## calc_mvd_cost
module calc_mvd_cost (
    input                       ap_clk,
    input                       ap_rst,
    input                       ap_start,
    input                       ap_ce,
    output logic                ap_done,
    output logic                ap_ready,
    output logic                ap_idle,
    input        [31:0]         x,
    input        [31:0]         y,
    input        [31:0]         mv_shift,
    input        [15:0]         mv_cand_0,
    input        [15:0]         mv_cand_1,
    input        [15:0]         mv_cand_2,
    input        [15:0]         mv_cand_3,
    output logic [63:0]         bitcost,
    output logic                bitcost_ap_vld,
    input        [63:0]         lambda_sqrt_integer_int64,
    input        [63:0]         lambda_sqrt_decimal_int64,
    output logic [63:0]         mvd_cost_int64,
    output logic                mvd_cost_int64_ap_vld
);
export LEC_CHECK = 0
export CAP_MARGIN = 20
export CORE_ASPECT_RATIO = 0.99
export CORE_MARGIN = 2
export CORE_UTILIZATION = 72
export CTS_CLUSTER_DIAMETER = 141
export CTS_CLUSTER_SIZE = 36
export GPL_ROUTABILITY_DRIVEN = 0
export GPL_TIMING_DRIVEN = 1
export HOLD_SLACK_MARGIN = -0.1
export SETUP_SLACK_MARGIN = 1.56
export SLEW_MARGIN = 15
export TNS_END_PERCENT = 5
create_clock -name core_clock -period 5.29 [get_ports {ap_clk}]
run.sh (not shown) runs the stock make flow with config.mk's settings and CLKGATE_MAP_FILE=.
The first run died in 5_1_grt (GRT-0116).
Rerun with:
==> flow/config.mk (replaced) <==
export PLATFORM = sky130hd
export DESIGN_NAME = calc_mvd_cost
export DESIGN_NICKNAME = calc_mvd_cost
export VERILOG_FILES = /design/flow/design.v
export SDC_FILE = /design/flow/constraint.sdc
export NUM_CORES = 4
export LEC_CHECK = 0
export CAP_MARGIN = 20
export CORE_MARGIN = 2
export CORE_UTILIZATION = 40
export SETUP_SLACK_MARGIN = 2.08
export SLEW_MARGIN = 20
==> flow/constraint.sdc (replaced) <==
create_clock -name core_clock -period 8.14 [get_ports {ap_clk}]
set_input_delay 1.6280 -clock core_clock [delete_from_list [all_inputs] [get_ports {ap_clk}]]
set_output_delay 1.6280 -clock core_clock [all_outputs]
set_load 0.01 [all_outputs]
Effect:
- This time the run ran to the end with no violations
- area after synthesis stays the same
- die area went up by 79%
- synthesized cell count stays the same
Rerun with:
--- a/flow/config.mk
+++ b/flow/config.mk
@@ -10,2 +10,2 @@
-export CORE_UTILIZATION = 40
-export SETUP_SLACK_MARGIN = 2.08
+export CORE_UTILIZATION = 66
+export CTS_CLUSTER_SIZE = 85
==> flow/constraint.sdc (replaced) <==
create_clock -name core_clock -period 6.8 [get_ports {ap_clk}]
set_input_delay 1.3600 -clock core_clock [delete_from_list [all_inputs] [get_ports {ap_clk}]]
set_output_delay 1.3600 -clock core_clock [all_outputs]
set_load 0.01 [all_outputs]
Result: Now the flow ran to the end with violations: setup timing; synthesized area is unchanged; via count increases by 3.8%; worst setup slack degrades by 1.5 ns.
Rerun with:
--- a/flow/config.mk
+++ b/flow/config.mk
@@ -8 +8 @@
-export CAP_MARGIN = 20
+export CAP_MARGIN = 0
@@ -10,2 +10,3 @@
-export CORE_UTILIZATION = 66
-export CTS_CLUSTER_SIZE = 85
+export CORE_UTILIZATION = 72
+export CTS_CLUSTER_DIAMETER = 30
+export CTS_CLUSTER_SIZE = 34
==> flow/constraint.sdc (replaced) <==
create_clock -name core_clock -period 6.83 [get_ports {ap_clk}]
set_input_delay 1.3660 -clock core_clock [delete_from_list [all_inputs] [get_ports {ap_clk}]]
set_output_delay 1.3660 -clock core_clock [all_outputs]
set_load 0.01 [all_outputs]
Outcome:
- This time the run aborted during 5_1_grt with GRT-0116
- synthesized cell count stays the same
- synthesized area stays the same
- die size came out lower by about 8%
Rerun with:
--- a/flow/config.mk
+++ b/flow/config.mk
@@ -8 +8 @@
-export CAP_MARGIN = 0
+export CAP_MARGIN = 20
@@ -10,3 +10 @@
-export CORE_UTILIZATION = 72
-export CTS_CLUSTER_DIAMETER = 30
-export CTS_CLUSTER_SIZE = 34
+export CORE_UTILIZATION = 40
==> flow/constraint.sdc (replaced) <==
create_clock -name core_clock -period 8.14 [get_ports {ap_clk}]
set_input_delay 1.6280 -clock core_clock [delete_from_list [all_inputs] [get_ports {ap_clk}]]
set_output_delay 1.6280 -clock core_clock [all_outputs]
set_load 0.01 [all_outputs]
This time the run went through all stages and came out clean; synthesized cell count is unchanged; synthesized area does not change; die size increases by well over a third.
